Design component, start of the top module:
module component (
    input  wire         clk,
    input  wire         rst,
    input  wire [31:0]  fifo1_data_in,
    input  wire [31:0]  fifo2_data_in,
    input  wire [31:0]  fifo3_data_in,
    input  wire         fifo1_write_en,
    input  wire         fifo2_write_en,
    input  wire         fifo3_write_en,
    input  wire         fifo1_read_en,
    input  wire         fifo2_read_en,
    input  wire         fifo3_read_en,
    output wire [31:0]  result_out,
    output wire         fifo1_empty,
    output wire         fifo2_empty,
    output wire         fifo3_empty,
    output wire         fifo1_full,
    output wire         fifo2_full,
    output wire         fifo3_full
);
Size in the first run: roughly 7,100 cells after synthesis, roughly 1,600 flip-flops, about 140 I/O pins, roughly 87,000 um2 of cells after synthesis.
Settings: LEC_CHECK=0, CAP_MARGIN=5, CORE_ASPECT_RATIO=0.6, CORE_MARGIN=2, CORE_UTILIZATION=40, CTS_CLUSTER_SIZE=63, GPL_TIMING_DRIVEN=0, MAX_ROUTING_LAYER=met4, MIN_ROUTING_LAYER=met2, PLACE_DENSITY_LB_ADDON=0.02, SLEW_MARGIN=20, TNS_END_PERCENT=5; clock period 11.5 ns.
run.sh (not shown) runs the stock make flow with config.mk's settings and CLKGATE_MAP_FILE=.
The baseline did not get past global routing on GRT-0116.
==> next run, changes <==
- CAP_MARGIN: 5 -> 20
- CORE_ASPECT_RATIO: 0.6 -> unset
- CORE_UTILIZATION: 40 -> 72
- CTS_CLUSTER_SIZE: 63 -> 60
- GPL_TIMING_DRIVEN: 0 -> unset
- MAX_ROUTING_LAYER: met4 -> unset
- MIN_ROUTING_LAYER: met2 -> unset
- PLACE_DENSITY_LB_ADDON: 0.02 -> 0.01
- TNS_END_PERCENT: 5 -> unset
- clock period: 11.5 -> 10.2 ns (I/O delays scaled with it)
What happened:
- With this change the flow ran to the end with violations: setup timing
- die area is lower by 44%
- area after synthesis does not change
- synthesized cell count stays the same
==> next run, changes <==
- CORE_UTILIZATION: 72 -> 45
- CTS_CLUSTER_SIZE: 60 -> unset
- PLACE_DENSITY: unset -> 0.6
- PLACE_DENSITY_LB_ADDON: 0.01 -> unset
- clock period: 10.2 -> 12.8 ns (I/O delays scaled with it)
Outcome:
- This time the run produced a clean layout
- area after synthesis is unchanged
- routed wire length came out lower by 1.7%
- final area fell by 2.6%
- first-iteration DRC count shrinks by 33%
- setup slack is better by 2100 ps
- via count came out lower by 7.7%
- count of clock-buffer cells in the layout goes up by 17
- final cell count goes up by 5.3%
==> next run, changes <==
- CORE_UTILIZATION: 45 -> 25
Routed wire length rises by a little under a tenth.
Design area grows by a few percent.
Setup slack loses 140 ps.
==> next run, changes <==
- CORE_UTILIZATION: 25 -> 58
- CTS_CLUSTER_DIAMETER: unset -> 38
- TNS_END_PERCENT: unset -> 5
- clock period: 12.8 -> 11.0 ns (I/O delays scaled with it)
Now the flow completed, yet does not pass: setup timing. Register-to-register slack is worse by 1500 ps. Die size falls by 57%. Worst hold slack is worse by 5.8 ps. Clock-buffer cell count rises by 18. Global-route usage rises by 20 points. Core utilization rises by 41 points. Area after synthesis does not change. Via count rises by 2.5%. Clock skew falls by 35 ps. Worst setup slack is worse by 1200 ps.

========
Starting RTL as in the previous note.
Design component, start of the top module:
module component (
    input  wire         clk,
    input  wire         rst,
    input  wire [31:0]  fifo1_data_in,
    input  wire [31:0]  fifo2_data_in,
    input  wire [31:0]  fifo3_data_in,
    input  wire         fifo1_write_en,
    input  wire         fifo2_write_en,
    input  wire         fifo3_write_en,
    input  wire         fifo1_read_en,
    input  wire         fifo2_read_en,
    input  wire         fifo3_read_en,
    output wire [31:0]  result_out,
    output wire         fifo1_empty,
    output wire         fifo2_empty,
    output wire         fifo3_empty,
    output wire         fifo1_full,
    output wire         fifo2_full,
    output wire         fifo3_full
);
export LEC_CHECK = 0
export CAP_MARGIN = 5
export CELL_PAD_IN_SITES_DETAIL_PLACEMENT = 0
export CORE_MARGIN = 2
export CORE_UTILIZATION = 72
export CTS_CLUSTER_SIZE = 52
export GPL_ROUTABILITY_DRIVEN = 1
export HOLD_SLACK_MARGIN = 0.3
export MAX_ROUTING_LAYER = met4
export MIN_ROUTING_LAYER = met1
export PLACE_DENSITY = 0.66
export SETUP_SLACK_MARGIN = 1.9
export SLEW_MARGIN = 30
export TNS_END_PERCENT = 40
create_clock -name core_clock -period 7.09 [get_ports {clk}]
The first run finished with setup timing left.
Next try:
==> flow/config.mk (replaced) <==
export PLATFORM = sky130hd
export DESIGN_NAME = component
export DESIGN_NICKNAME = component
export VERILOG_FILES = /design/flow/design.v
export SDC_FILE = /design/flow/constraint.sdc
export NUM_CORES = 4
export LEC_CHECK = 0
export CAP_MARGIN = 20
export CORE_MARGIN = 2
export CORE_UTILIZATION = 45
export PLACE_DENSITY = 0.6
export SLEW_MARGIN = 20
==> flow/constraint.sdc (replaced) <==
create_clock -name core_clock -period 10.1 [get_ports {clk}]
set_input_delay 2.0200 -clock core_clock [delete_from_list [all_inputs] [get_ports {clk}]]
set_output_delay 2.0200 -clock core_clock [all_outputs]
set_load 0.01 [all_outputs]
Outcome: The new run reached the layout checks and failed them: setup timing. Sequential share of layout area shrinks by 0.41 points. Die area rises by 59%. Synthesized area stays the same.
Next try:
--- a/flow/config.mk
+++ b/flow/config.mk
@@ -8,5 +8,8 @@
 export CAP_MARGIN = 20
 export CORE_MARGIN = 2
-export CORE_UTILIZATION = 45
-export PLACE_DENSITY = 0.6
-export SLEW_MARGIN = 20
+export CORE_UTILIZATION = 72
+export CTS_CLUSTER_SIZE = 60
+export HOLD_SLACK_MARGIN = 0.29
+export PLACE_DENSITY_LB_ADDON = 0.01
+export SETUP_SLACK_MARGIN = 2.02
+export SLEW_MARGIN = 40
==> flow/constraint.sdc (replaced) <==
create_clock -name core_clock -period 7.09 [get_ports {clk}]
set_input_delay 1.4180 -clock core_clock [delete_from_list [all_inputs] [get_ports {clk}]]
set_output_delay 1.4180 -clock core_clock [all_outputs]
set_load 0.01 [all_outputs]
The new run completed, yet does not pass: setup timing; non-clock buffer count is higher by 100; first-iteration DRC count grows by about 47%; cell area increases by about 0.47%.
Next try:
==> flow/config.mk (replaced) <==
export PLATFORM = sky130hd
export DESIGN_NAME = component
export DESIGN_NICKNAME = component
export VERILOG_FILES = /design/flow/design.v
export SDC_FILE = /design/flow/constraint.sdc
export NUM_CORES = 4
export LEC_CHECK = 0
export CAP_MARGIN = 20
export CORE_MARGIN = 2
export CORE_UTILIZATION = 57
export PLACE_DENSITY = 0.6
export SLEW_MARGIN = 20
==> flow/constraint.sdc (replaced) <==
create_clock -name core_clock -period 7.91 [get_ports {clk}]
set_input_delay 1.5820 -clock core_clock [delete_from_list [all_inputs] [get_ports {clk}]]
set_output_delay 1.5820 -clock core_clock [all_outputs]
set_load 0.01 [all_outputs]
The changed run produced a layout that fails on setup timing. Die size grows by 26%. Worst setup slack improves by 930 ps. Via count shrinks by about 5%. Clock skew grows by 3.8 ps.
Next try:
--- a/flow/config.mk
+++ b/flow/config.mk
@@ -6,7 +6,11 @@
 export NUM_CORES = 4
 export LEC_CHECK = 0
+export ABC_AREA = 0
 export CAP_MARGIN = 20
-export CORE_MARGIN = 2
+export CORE_MARGIN = 10
 export CORE_UTILIZATION = 57
-export PLACE_DENSITY = 0.6
+export CTS_CLUSTER_DIAMETER = 389
+export MAX_ROUTING_LAYER = met4
+export PLACE_DENSITY_LB_ADDON = 0.22
+export SETUP_SLACK_MARGIN = 0.75
 export SLEW_MARGIN = 20
==> flow/constraint.sdc (replaced) <==
create_clock -name core_clock -period 11.8 [get_ports {clk}]
set_input_delay 2.3600 -clock core_clock [delete_from_list [all_inputs] [get_ports {clk}]]
set_output_delay 2.3600 -clock core_clock [all_outputs]
set_load 0.01 [all_outputs]
Effect:
- The new run produced a layout that fails on setup timing
- utilization decreases by 1.6 points
- via count came out lower by 0.37%
- area after synthesis does not change
Next try:
==> flow/config.mk (replaced) <==
export PLATFORM = sky130hd
export DESIGN_NAME = component
export DESIGN_NICKNAME = component
export VERILOG_FILES = /design/flow/design.v
export SDC_FILE = /design/flow/constraint.sdc
export NUM_CORES = 4
export LEC_CHECK = 0
export CAP_MARGIN = 20
export CORE_MARGIN = 2
export CORE_UTILIZATION = 72
export CTS_CLUSTER_SIZE = 60
export PLACE_DENSITY_LB_ADDON = 0.01
export SLEW_MARGIN = 40
==> flow/constraint.sdc (replaced) <==
create_clock -name core_clock -period 7.09 [get_ports {clk}]
set_input_delay 1.4180 -clock core_clock [delete_from_list [all_inputs] [get_ports {clk}]]
set_output_delay 1.4180 -clock core_clock [all_outputs]
set_load 0.01 [all_outputs]
The new run completed, yet does not pass: setup timing.
Register-to-register slack got worse by 4500 ps.
First-iteration DRC count rose by roughly a tenth.
Clock skew fell by 8.8 ps.
Global-route usage rose by 13 points.
Clock-buffer cell count fell by 17.
Via count rose by a few percent.

========
Setup of alpha:
component again, from the RTL that the note above started with.
Settings: LEC_CHECK=0, ABC_AREA=0, CAP_MARGIN=20, CELL_PAD_IN_SITES_DETAIL_PLACEMENT=1, CELL_PAD_IN_SITES_GLOBAL_PLACEMENT=3, CORE_ASPECT_RATIO=0.52, CORE_MARGIN=4, CORE_UTILIZATION=43, CTS_CLUSTER_DIAMETER=28, GPL_ROUTABILITY_DRIVEN=1, GPL_TIMING_DRIVEN=1, MAX_ROUTING_LAYER=met4, MIN_ROUTING_LAYER=met1, PLACE_DENSITY=0.94, SETUP_SLACK_MARGIN=0.88, SLEW_MARGIN=30, TNS_END_PERCENT=45; clock period 17.8 ns.
alpha reached the end of the flow, and the finished layout is clean on the timing, DRC and antenna checks.
#### Input delta (beta over alpha)
==> flow/config.mk <==
export PLATFORM = sky130hd
export DESIGN_NAME = component
export DESIGN_NICKNAME = component
export VERILOG_FILES = /design/flow/design.v
export SDC_FILE = /design/flow/constraint.sdc
export NUM_CORES = 4
export LEC_CHECK = 0
export CAP_MARGIN = 20
export CORE_MARGIN = 2
export CORE_UTILIZATION = 59
export SLEW_MARGIN = 20
==> flow/constraint.sdc <==
create_clock -name core_clock -period 9.75 [get_ports {clk}]
set_input_delay 1.9500 -clock core_clock [delete_from_list [all_inputs] [get_ports {clk}]]
set_output_delay 1.9500 -clock core_clock [all_outputs]
set_load 0.01 [all_outputs]
### Flow results
Diff beta..alpha | post-synthesis cell count | unchanged. Status | beta and alpha | clean except beta. beta: all stages done; final checks FAILED (negative setup slack). On cell area, the higher figure sits with beta, not alpha. Of beta and alpha, alpha shows the higher die area, with beta below it. Compared with alpha, in beta minimum setup slack in the final design went down 3.77 ns, filler-free cell count of the finished design went down 3.5%.
For gamma, these inputs were changed with respect to beta:
-- flow/config.mk --
<<< beta, line 10
export CORE_UTILIZATION = 59
>>> gamma, line 10
export CORE_UTILIZATION = 58
export CTS_CLUSTER_DIAMETER = 29
export PLACE_DENSITY = 0.6
==> flow/constraint.sdc <==
create_clock -name core_clock -period 10.1 [get_ports {clk}]
set_input_delay 2.0200 -clock core_clock [delete_from_list [all_inputs] [get_ports {clk}]]
set_output_delay 2.0200 -clock core_clock [all_outputs]
set_load 0.01 [all_outputs]
--- outcome ---
gamma finished every stage; the final checks, however, were not passed, the failures being negative setup slack.
Compared with beta, in gamma final-report max-slew violation count held; number of ordinary and repair buffers in the finished layout higher.
When gamma is set beside beta, its share of the clock period used by the worst path turns out to be 1.1 points smaller.
Looking only at number of detailed-route iterations in the first pass, and setting everything else aside, the lower value of gamma and beta goes to beta.
## Diff of input files: delta against gamma
-- flow/config.mk --
<<< gamma, line 10
export CORE_UTILIZATION = 58
export CTS_CLUSTER_DIAMETER = 29
>>> delta, line 10
export CORE_UTILIZATION = 50
<<< gamma, line 14
>>> delta, line 13
export TNS_END_PERCENT = 5
==> flow/constraint.sdc <==
create_clock -name core_clock -period 10.6 [get_ports {clk}]
set_input_delay 2.1200 -clock core_clock [delete_from_list [all_inputs] [get_ports {clk}]]
set_output_delay 2.1200 -clock core_clock [all_outputs]
set_load 0.01 [all_outputs]
Results
- Nothing crashed in delta and all stages finished; the problem is that the final layout failed, the offending checks being negative setup slack.
- Summary of the comparison: pre-CTS setup slack is higher in delta, relative to gamma.
- Going from gamma to delta, count of fill cells added during filler insertion up about 40%; worst-case setup margin in the final layout up 0.54 ns.
The inputs of epsilon differ from those of delta as listed below.
-- flow/config.mk --
<<< delta, line 10
export CORE_UTILIZATION = 50
>>> epsilon, line 10
export CORE_UTILIZATION = 58
export CTS_CLUSTER_DIAMETER = 37
==> flow/constraint.sdc <==
create_clock -name core_clock -period 10.3 [get_ports {clk}]
set_input_delay 2.0600 -clock core_clock [delete_from_list [all_inputs] [get_ports {clk}]]
set_output_delay 2.0600 -clock core_clock [all_outputs]
set_load 0.01 [all_outputs]
## What came out
Finished, but not clean: epsilon, with negative setup slack. delta: flow complete, layout not clean; failing: negative setup slack. Placed wire-length estimate of epsilon is on par with delta. Of delta and epsilon, the run reporting the lower routability-driven placement congestion ratio was epsilon. sky130_fd_sc_hd__fa_1 as the cell with the biggest individual delay on the critical path was reported by delta, and sky130_fd_sc_hd__fa_2 by epsilon. epsilon against delta: global-route usage went up 5.2 points, die size has decreased, final-report hold violation count saw little to no change. Looking at non-clock buffer count, epsilon sits about 2.4% higher than delta does. Total met2 wirelength after detailed routing: epsilon vs delta — no meaningful difference. Diff delta -> epsilon: buffers inserted during post-CTS setup optimization has increased; worst-skew pair later-pin latency higher.

========
== north ==
The RTL this note starts from:
==> flow/design.v <==
module fifo #(
    parameter DEPTH = 32,          
    parameter DATA_WIDTH = 8,      
    parameter PTR_SIZE = 5
) (
    input  wire                   clk,
    input  wire                   rst,
    input  wire                   wr_en,
    input  wire                   re_en,
    input  wire [DATA_WIDTH-1:0]  data_in,
    output wire [DATA_WIDTH-1:0]  data_out,
    output wire                   empty,
    output wire                   full
);
    reg [DATA_WIDTH-1:0] memory [0:DEPTH-1];
    reg [PTR_SIZE-1:0] wr_ptr;
    reg [PTR_SIZE-1:0] rd_ptr;
    reg empty_reg;
    reg full_reg;
    integer i;
    wire wr_fire = wr_en && !full_reg;
    wire rd_fire = re_en && !empty_reg;
    wire [PTR_SIZE-1:0] used = wr_ptr - rd_ptr;
    always @ (posedge clk or posedge rst) begin
        if (rst)
            wr_ptr <= 0;
        else if (wr_fire)
            wr_ptr <= wr_ptr + 1;
    end
    always @ (posedge clk or posedge rst) begin
        if (rst)
            empty_reg <= 1;
        else if (wr_fire && !rd_fire)
            empty_reg <= 0;
        else if (rd_fire && !wr_fire && (used == 1))
            empty_reg <= 1;
    end
    always @ (posedge clk or posedge rst) begin
        if (rst)
            full_reg <= 0;
        else if (wr_fire && !rd_fire && (used == DEPTH - 1))
            full_reg <= 1;
        else if (rd_fire && !wr_fire)
            full_reg <= 0;
    end
    always @ (posedge clk or posedge rst) begin
        if (rst)
            rd_ptr <= 0;
        else if (rd_fire)
            rd_ptr <= rd_ptr + 1;
    end
    always @ (posedge clk or posedge rst) begin
        if (rst) begin
            for (i = 0; i < DEPTH; i = i + 1)
                memory[i] <= {DATA_WIDTH{1'b0}};
        end else if (wr_fire)
            memory[wr_ptr[$clog2(DEPTH)-1:0]] <= data_in;
    end
    assign data_out = (empty_reg) ? {DATA_WIDTH{1'bx}} : memory[rd_ptr[$clog2(DEPTH)-1:0]];
    assign empty = empty_reg;
    assign full  = full_reg;
endmodule
module multiplier #(
    parameter DATA_WIDTH    = 8,                   
    parameter PRODUCT_WIDTH = DATA_WIDTH * 2
) (
    input  wire [DATA_WIDTH-1:0] in1,         
    input  wire [DATA_WIDTH-1:0] in2,          
    output wire [PRODUCT_WIDTH-1:0] product 
);
    assign product = in1 * in2;
endmodule
module adder #(
    parameter DATA_WIDTH = 8,              
    parameter SUM_WIDTH  = DATA_WIDTH + 1   
)(
    input  wire [DATA_WIDTH-1:0] in1,        
    input  wire [DATA_WIDTH-1:0] in2,        
    output wire [SUM_WIDTH-1:0] sum          
);
    assign sum = in1 + in2;
endmodule
module component (
    input  wire         clk,
    input  wire         rst,
    input  wire [31:0]  fifo1_data_in,
    input  wire [31:0]  fifo2_data_in,
    input  wire [31:0]  fifo3_data_in,
    input  wire         fifo1_write_en,
    input  wire         fifo2_write_en,
    input  wire         fifo3_write_en,
    input  wire         fifo1_read_en,
    input  wire         fifo2_read_en,
    input  wire         fifo3_read_en,
    output wire [31:0]  result_out,
    output wire         fifo1_empty,
    output wire         fifo2_empty,
    output wire         fifo3_empty,
    output wire         fifo1_full,
    output wire         fifo2_full,
    output wire         fifo3_full
);
    wire [31:0] fifo1_data_out;
    wire [31:0] fifo2_data_out;
    wire [31:0] fifo3_data_out;
    wire [31:0] mult_result;
    fifo #(
        .DEPTH(16),
        .DATA_WIDTH(32),
        .PTR_SIZE(5)
    ) fifo1_inst (
        .clk(clk),
        .rst(rst),
        .wr_en(fifo1_write_en),
        .re_en(fifo1_read_en),
        .data_in(fifo1_data_in),
        .data_out(fifo1_data_out),
        .empty(fifo1_empty),
        .full(fifo1_full)
    );
    fifo #(
        .DEPTH(16),
        .DATA_WIDTH(32),
        .PTR_SIZE(5)
    ) fifo2_inst (
        .clk(clk),
        .rst(rst),
        .wr_en(fifo2_write_en),
        .re_en(fifo2_read_en),
        .data_in(fifo2_data_in),
        .data_out(fifo2_data_out),
        .empty(fifo2_empty),
        .full(fifo2_full)
    );
    fifo #(
        .DEPTH(16),
        .DATA_WIDTH(32),
        .PTR_SIZE(5)
    ) fifo3_inst (
        .clk(clk),
        .rst(rst),
        .wr_en(fifo3_write_en),
        .re_en(fifo3_read_en),
        .data_in(fifo3_data_in),
        .data_out(fifo3_data_out),
        .empty(fifo3_empty),
        .full(fifo3_full)
    );
    multiplier #(
        .DATA_WIDTH(32),
        .PRODUCT_WIDTH(32)
    ) mult_inst (
        .in1(fifo1_data_out),
        .in2(fifo2_data_out),
        .product(mult_result)
    );
    adder #(
        .DATA_WIDTH(32),
        .SUM_WIDTH(32)
    ) adder_inst (
        .in1(mult_result),
        .in2(fifo3_data_out),
        .sum(result_out)
    );
endmodule
Settings: LEC_CHECK=0, ABC_AREA=1, CAP_MARGIN=10, CELL_PAD_IN_SITES_DETAIL_PLACEMENT=0, CORE_MARGIN=4, CORE_UTILIZATION=72, CTS_CLUSTER_DIAMETER=371, CTS_CLUSTER_SIZE=17, GPL_ROUTABILITY_DRIVEN=1, MAX_ROUTING_LAYER=met4, MIN_ROUTING_LAYER=met1, PLACE_DENSITY_LB_ADDON=0.02, SETUP_SLACK_MARGIN=-1.05, SLEW_MARGIN=30; clock period 15.0 ns.
Status north: flow complete, layout not clean - setup timing
Here is what was changed in the inputs of south compared with north.
# north
export LEC_CHECK = 0
export ABC_AREA = 1
export CAP_MARGIN = 10
export CELL_PAD_IN_SITES_DETAIL_PLACEMENT = 0
export CORE_MARGIN = 4
export CORE_UTILIZATION = 72
export CTS_CLUSTER_DIAMETER = 371
export CTS_CLUSTER_SIZE = 17
export GPL_ROUTABILITY_DRIVEN = 1
export MAX_ROUTING_LAYER = met4
export MIN_ROUTING_LAYER = met1
export PLACE_DENSITY_LB_ADDON = 0.02
export SETUP_SLACK_MARGIN = -1.05
export SLEW_MARGIN = 30
create_clock -name core_clock -period 15.0 [get_ports {clk}]
# south
export LEC_CHECK = 0
export ABC_AREA = 1
export CAP_MARGIN = 20
export CELL_PAD_IN_SITES_DETAIL_PLACEMENT = 0
export CORE_MARGIN = 4
export CORE_UTILIZATION = 72
export CTS_CLUSTER_SIZE = 17
export GPL_ROUTABILITY_DRIVEN = 1
export MAX_ROUTING_LAYER = met4
export MIN_ROUTING_LAYER = met1
export PLACE_DENSITY_LB_ADDON = 0.02
export SETUP_SLACK_MARGIN = 0.88
export SLEW_MARGIN = 30
create_clock -name core_clock -period 15.0 [get_ports {clk}]
Results
south | stages: all done | timing, DRC, antenna: all pass
Re register area: no difference whatsoever between north and south.
Compared with north, in south global-route wire length before repair now larger; sum of routed wire segments on met1 now larger.
Across both runs, via count was higher for south than for north.
Compared with north, fmax in south increased by a little under 10%.
Critical path buffer and inverter count ended up 2 lower on south than on north.
Modified inputs, east compared to south
# south
export LEC_CHECK = 0
export ABC_AREA = 1
export CAP_MARGIN = 20
export CELL_PAD_IN_SITES_DETAIL_PLACEMENT = 0
export CORE_MARGIN = 4
export CORE_UTILIZATION = 72
export CTS_CLUSTER_SIZE = 17
export GPL_ROUTABILITY_DRIVEN = 1
export MAX_ROUTING_LAYER = met4
export MIN_ROUTING_LAYER = met1
export PLACE_DENSITY_LB_ADDON = 0.02
export SETUP_SLACK_MARGIN = 0.88
export SLEW_MARGIN = 30
create_clock -name core_clock -period 15.0 [get_ports {clk}]
# east
export LEC_CHECK = 0
export CAP_MARGIN = 20
export CELL_PAD_IN_SITES_DETAIL_PLACEMENT = 0
export CORE_MARGIN = 4
export CORE_UTILIZATION = 57
export GPL_ROUTABILITY_DRIVEN = 1
export MAX_ROUTING_LAYER = met4
export MIN_ROUTING_LAYER = met1
export SETUP_SLACK_MARGIN = 0.88
export SLEW_MARGIN = 30
create_clock -name core_clock -period 12.1 [get_ports {clk}]
Results
Vias: east fewer than south. Against south, total routed wirelength in east came out better. Total CTS buffers in east is 7.0% higher than in south. STATUS chip area: east loses against south. east has combined buffer and inverter count along the critical path above what south had. Looking at main combinational cell family by area after synthesis, the multiplexers result is from east; the simple AND/OR/NAND/NOR gates one comes from south. Final checks on east, whose flow otherwise completed, came back failing, citing setup timing.
diff inputs: east => west
# east
export LEC_CHECK = 0
export CAP_MARGIN = 20
export CELL_PAD_IN_SITES_DETAIL_PLACEMENT = 0
export CORE_MARGIN = 4
export CORE_UTILIZATION = 57
export GPL_ROUTABILITY_DRIVEN = 1
export MAX_ROUTING_LAYER = met4
export MIN_ROUTING_LAYER = met1
export SETUP_SLACK_MARGIN = 0.88
export SLEW_MARGIN = 30
create_clock -name core_clock -period 12.1 [get_ports {clk}]
# west
export LEC_CHECK = 0
export CAP_MARGIN = 20
export CELL_PAD_IN_SITES_DETAIL_PLACEMENT = 0
export CORE_MARGIN = 4
export CORE_UTILIZATION = 54
export GPL_ROUTABILITY_DRIVEN = 1
export MAX_ROUTING_LAYER = met4
export MIN_ROUTING_LAYER = met1
export SETUP_SLACK_MARGIN = 0.88
export SLEW_MARGIN = 30
create_clock -name core_clock -period 10.9 [get_ports {clk}]
Notes after the runs:
Changes observed in west relative to east: number of buffers inserted to repair setup after CTS fell by 32, routed wire length increased 0.73%, final non-filler cell area saw an increase, first-pass GRT wire length went up, total antenna diodes in the routed design went up 3.
Although it ran to completion, west produced a layout that fails the final checks because of setup timing.
west has multi-input logic portion of the cell area below what east had.
Die area delta (west − east): unfavourable
Count of clock buffers in the final design grows slightly when moving from east to west.
The following lists how middle was set up differently from west:
# west
export LEC_CHECK = 0
export CAP_MARGIN = 20
export CELL_PAD_IN_SITES_DETAIL_PLACEMENT = 0
export CORE_MARGIN = 4
export CORE_UTILIZATION = 54
export GPL_ROUTABILITY_DRIVEN = 1
export MAX_ROUTING_LAYER = met4
export MIN_ROUTING_LAYER = met1
export SETUP_SLACK_MARGIN = 0.88
export SLEW_MARGIN = 30
create_clock -name core_clock -period 10.9 [get_ports {clk}]
# middle
export LEC_CHECK = 0
export CAP_MARGIN = 20
export CELL_PAD_IN_SITES_DETAIL_PLACEMENT = 1
export CELL_PAD_IN_SITES_GLOBAL_PLACEMENT = 2
export CORE_MARGIN = 4
export CORE_UTILIZATION = 43
export CTS_CLUSTER_DIAMETER = 28
export GPL_ROUTABILITY_DRIVEN = 1
export GPL_TIMING_DRIVEN = 1
export MAX_ROUTING_LAYER = met5
export MIN_ROUTING_LAYER = met1
export PLACE_DENSITY = 0.94
export SETUP_SLACK_MARGIN = 0.88
export SLEW_MARGIN = 30
export TNS_END_PERCENT = 55
create_clock -name core_clock -period 17.8 [get_ports {clk}]
==> comparison <==
- The number of fill cells in the layout in middle is 1.6 times that in west.
- middle: mean number of vias per cell is 5.4% higher than what west reported.
- Count of clock-buffer cells in the layout in middle is 239 above west.
- middle against west: clock network latency to the later pin of the worst-skew pair has increased, global-route usage lower.
- Out of west and middle, the only run to close with the timing, DRC and antenna checks passing was middle.
- west finished all stages; layout check result: FAIL, due to setup timing.
